==> sierra <==
Design PIPELINE, start of the top module:
module PIPELINE(input clk,
                input rst,
                input btn,
                input on,
                output [31:0] imem_addr,
                input  [31:0] imem_data,
                output [31:0] dmem_addr,
                output [31:0] dmem_wdata,
                output        dmem_we,
                output        dmem_re,
                input  [31:0] dmem_rdata,
                output        wb_we,
                output [4:0]  wb_reg,
                output [31:0] wb_data);
Settings: LEC_CHECK=0, CAP_MARGIN=20, CELL_PAD_IN_SITES_DETAIL_PLACEMENT=1, CELL_PAD_IN_SITES_GLOBAL_PLACEMENT=1, CORE_MARGIN=2, CORE_UTILIZATION=49, GPL_ROUTABILITY_DRIVEN=1, GPL_TIMING_DRIVEN=0, HOLD_SLACK_MARGIN=0.15, MAX_ROUTING_LAYER=met4, MIN_ROUTING_LAYER=met1, PLACE_DENSITY=0.38, SETUP_SLACK_MARGIN=-0.91, SLEW_MARGIN=30; clock period 9.33 ns.
run.sh (not shown) runs the stock make flow with config.mk's settings and CLKGATE_MAP_FILE=.
==> amber (differences from sierra) <==
- CELL_PAD_IN_SITES_DETAIL_PLACEMENT: 1 -> not set
- CELL_PAD_IN_SITES_GLOBAL_PLACEMENT: 1 -> not set
- CORE_UTILIZATION: 49 -> 72
- CTS_CLUSTER_DIAMETER: not set -> 376
- GPL_ROUTABILITY_DRIVEN: 1 -> not set
- GPL_TIMING_DRIVEN: 0 -> not set
- HOLD_SLACK_MARGIN: 0.15 -> not set
- MAX_ROUTING_LAYER: met4 -> not set
- MIN_ROUTING_LAYER: met1 -> not set
- PLACE_DENSITY: 0.38 -> not set
- SETUP_SLACK_MARGIN: -0.91 -> not set
- SLEW_MARGIN: 30 -> 20
==> flow/constraint.sdc (replaced) <==
create_clock -name core_clock -period 2.0 [get_ports {clk}]
set_input_delay 0.4000 -clock core_clock [delete_from_list [all_inputs] [get_ports {clk}]]
set_output_delay 0.4000 -clock core_clock [all_outputs]
set_load 0.01 [all_outputs]
==> impl.org <==
#+TITLE: Physical design notes

** Die
- The floorplan step set the die height to 318 um.
- The die covers 101,000 um2.
- The floorplan step records an initial core utilization of 72.4%.
- Die span in x :: 318 um
- After floorplanning, the core was divided into 115 placement rows.

** GRT
- Global routing used 90.2% of the available met1 tracks.
- For this run, the total global-route usage over all layers was measured as 89.9%.

** Status
- The run stopped with a tool error.
- The tool reported: "[ERROR GRT-0116] Global routing finished with congestion. Check the congestion regions in the DRC Viewer".
- The stage where the run came to a stop is 5_1_grt.

** Placed design
- As logged by OpenROAD, the buffers inserted on ports number 203.

** Clock network
- TritonCTS Buffers :: 145
[end of results for amber]
==> impl.org <==
#+TITLE: Synthesis and PnR summary

** Placed design
- Buffers placed on the I/O ports in this run total 202.

** Clock network
- TritonCTS Buffers :: 159

** Status
- The run finished with no timing, DRC or antenna violations.

** Die
- Number of standard-cell rows in the floorplan :: 139
- Die span in x :: 385 um
- In this run the vertical extent of the chip is 385 um.

** GRT
- The global routing report lists met1 layer usage as 49.7%.
- Total routing usage reported by global routing :: 39.5%
[end of results for sierra]

* * *

==> job 3573 <==
Starting RTL as in the previous note.
clock: 2.07 ns
lec_check: 0
abc_area: 1
cap_margin: 15
core_margin: 2
core_utilization: 72
cts_cluster_diameter: 233
cts_cluster_size: 96
place_density: 0.39
slew_margin: 20
==> job 1418: changes against job 3573 <==
==> flow/config.mk (replaced) <==
export PLATFORM = sky130hd
export DESIGN_NAME = PIPELINE
export DESIGN_NICKNAME = PIPELINE
export VERILOG_FILES = /design/flow/design.v
export SDC_FILE = /design/flow/constraint.sdc
export NUM_CORES = 4
export LEC_CHECK = 0
export CAP_MARGIN = 20
export CORE_MARGIN = 2
export CORE_UTILIZATION = 61
export SLEW_MARGIN = 20
==> flow/constraint.sdc (replaced) <==
create_clock -name core_clock -period 4.98 [get_ports {clk}]
set_input_delay 0.9960 -clock core_clock [delete_from_list [all_inputs] [get_ports {clk}]]
set_output_delay 0.9960 -clock core_clock [all_outputs]
set_load 0.01 [all_outputs]
==> job 1549: changes against job 3573 <==
==> flow/config.mk (replaced) <==
export PLATFORM = sky130hd
export DESIGN_NAME = PIPELINE
export DESIGN_NICKNAME = PIPELINE
export VERILOG_FILES = /design/flow/design.v
export SDC_FILE = /design/flow/constraint.sdc
export NUM_CORES = 4
export LEC_CHECK = 0
export CAP_MARGIN = 20
export CORE_MARGIN = 2
export CORE_UTILIZATION = 40
export SLEW_MARGIN = 20
==> flow/constraint.sdc (replaced) <==
create_clock -name core_clock -period 3.47 [get_ports {clk}]
set_input_delay 0.6940 -clock core_clock [delete_from_list [all_inputs] [get_ports {clk}]]
set_output_delay 0.6940 -clock core_clock [all_outputs]
set_load 0.01 [all_outputs]
==> results <==
Against job 1418, the cell count of job 1549 is higher by about 15%.
Against job 1549, the critical path depth of job 1418 is lower by 17.
Against job 1549, the clock-buffer cell count of job 1418 is lower by 17.
Against job 1418, the first-iteration DRC count of job 1549 is smaller by 15%.
Job 1418 finished but fails on setup timing. Job 3573 did not get past global routing (5_1_grt) (ODB-0269). Job 1549 produced a layout that fails on setup timing.
In job 1549 the register-to-register slack is lower than in job 1418, by 1.5 ns.

* * *

==> inputs of 08-19 <==
Starting RTL as in the previous note.
make LEC_CHECK=0 ABC_AREA=0 CAP_MARGIN=20 CELL_PAD_IN_SITES_DETAIL_PLACEMENT=0 CORE_MARGIN=2 CORE_UTILIZATION=72 CTS_CLUSTER_SIZE=41 MAX_ROUTING_LAYER=met4 PLACE_DENSITY_LB_ADDON=0.01 SETUP_SLACK_MARGIN=-0.14 SLEW_MARGIN=25 TNS_END_PERCENT=80 finish   # period 4.6 ns
==> inputs of 10-23, as changes to 08-19 <==
ABC_AREA = not set   (was 0)
CELL_PAD_IN_SITES_DETAIL_PLACEMENT = not set   (was 0)
CORE_UTILIZATION = 41   (was 72)
CTS_CLUSTER_SIZE = not set   (was 41)
MAX_ROUTING_LAYER = not set   (was met4)
PLACE_DENSITY_LB_ADDON = not set   (was 0.01)
SETUP_SLACK_MARGIN = not set   (was -0.14)
SLEW_MARGIN = 20   (was 25)
TNS_END_PERCENT = not set   (was 80)
==> flow/constraint.sdc (replaced) <==
create_clock -name core_clock -period 6.25 [get_ports {clk}]
set_input_delay 1.2500 -clock core_clock [delete_from_list [all_inputs] [get_ports {clk}]]
set_output_delay 1.2500 -clock core_clock [all_outputs]
set_load 0.01 [all_outputs]
==> inputs of 05-27, as changes to 08-19 <==
CORE_UTILIZATION = 61   (was 72)
CTS_CLUSTER_SIZE = not set   (was 41)
SETUP_SLACK_MARGIN = not set   (was -0.14)
TNS_END_PERCENT = 25   (was 80)
==> summary of the runs <==
Against 10-23, the sequential share of layout area of 05-27 is lower by 1.4 points.
Of 05-27 and 10-23, 05-27 has the higher combinational power (gap 64%, measured against 10-23).
Against 05-27, the routed wire length of 10-23 is smaller by 0.45%.
Against 10-23, the sequential power of 05-27 is higher by about 36%.
Maximum frequency: 10-23 is lower than 05-27 (8.0%).
08-19 ended with an error in global routing (ODB-0269). 05-27 completed and failed the layout checks on negative setup slack. 10-23 passed the timing, DRC and antenna checks.
In sequential cell count, 10-23 and 05-27 do not differ.
==> figures <==
item                                                                                       10-23                           05-27                      08-19
Number of violations of the max-capacitance limit                                              0                               0                          -
Placed insts                                                                                7866                            7435                       7212
Placeable core region                                                                 172000 um2                      116000 um2                  98100 um2
Sequential group share of total power                                                      44.9%                           44.6%                          -
Worst setup timing slack at the placement stage                                         0.204 ns                       -0.846 ns                   -1.02 ns
Count of vias placed by the detailed router                                                49400                           52200                          -
Fraction of area in multi-input gates                                                      37.2%                           36.8%                          -
Ant. Diodes                                                                                    0                               8                          -
Logic pwr share                                                                            15.4%                           18.5%                          -
Worst Reg2Reg Path Length in Cells                                                            22                              22                          -
Reg-to-reg startpoint                                             MEMORY.mem_wb.mem_Write_reg[3]  MEMORY.mem_wb.mem_Write_reg[2]                          -
Detailed-routing iteration count for the pre-antenna-repair pass                               8                               6                          -
Run status                                                              timing/DRC/antenna clean        finished with violations  aborted with a tool error
Last stage reached                                                                             -                               -             global routing
Reasons for failing layout checks                                                              -            negative setup slack                          -
Met3 routed WL                                                                           19.7 mm                         25.2 mm                          -

* * *

==> inputs of v1 <==
PIPELINE again, from the RTL that the note above started with.
Settings: LEC_CHECK=0, ABC_AREA=0, CAP_MARGIN=20, CELL_PAD_IN_SITES_DETAIL_PLACEMENT=0, CORE_MARGIN=2, CORE_UTILIZATION=66, CTS_CLUSTER_SIZE=49, MAX_ROUTING_LAYER=met4, PLACE_DENSITY_LB_ADDON=0.01, SLEW_MARGIN=25, TNS_END_PERCENT=25; clock period 4.6 ns.
==> v4: changes against v1 <==
Settings changed: ABC_AREA 0 to not set, CELL_PAD_IN_SITES_DETAIL_PLACEMENT 0 to not set, CORE_UTILIZATION 66 to 72, CTS_CLUSTER_SIZE 49 to 40, MAX_ROUTING_LAYER met4 to not set, PLACE_DENSITY set to 0.66, PLACE_DENSITY_LB_ADDON 0.01 to not set, SLEW_MARGIN 25 to 20, TNS_END_PERCENT 25 to not set.
==> flow/constraint.sdc (replaced) <==
create_clock -name core_clock -period 4.98 [get_ports {clk}]
set_input_delay 0.9960 -clock core_clock [delete_from_list [all_inputs] [get_ports {clk}]]
set_output_delay 0.9960 -clock core_clock [all_outputs]
set_load 0.01 [all_outputs]
==> results <==
- v4 failed in global routing (ODB-0269). v1 finished but failed the layout checks on setup timing.
- In area after synthesis, v1 and v4 do not differ.
- Synthesized cell count is the same in v1 and v4.
- Against v1, the die area of v4 is smaller by 8.2%.
==> figures <==
| item | v4 | v1 |
|---|---|---|
| Die Wd | 318 µm | 332 µm |
| Area of the core | 98100 µm² | 107000 µm² |
| Post-cts resize count | 47 | 38 |
| Die y size | 318 µm | 332 µm |
| Placer congestion estimate | 1.01 | 0.994 |
| Post-detailed-placement cell area | 78100 µm² | 78900 µm² |
| Worst slack, placed | -0.538 ns | -0.821 ns |
| Outcome | stopped before the end | failed layout checks |
| Last stage reached | global routing | - |
| Layout check failures | - | setup timing |
| Number of cell rows | 115 | 120 |
| HPWL after detailed placement | 153000 µm | 146000 µm |
| Number of setup buffers added after CTS | 50 | 6 |
| Number of CTS-inserted buffers | 144 | 146 |
| Placed cell count | 7156 | 7307 |
| Area of the chip | 101000 µm² | 110000 µm² |
Power figures rest on the tool's default switching activity, not on a simulated workload.
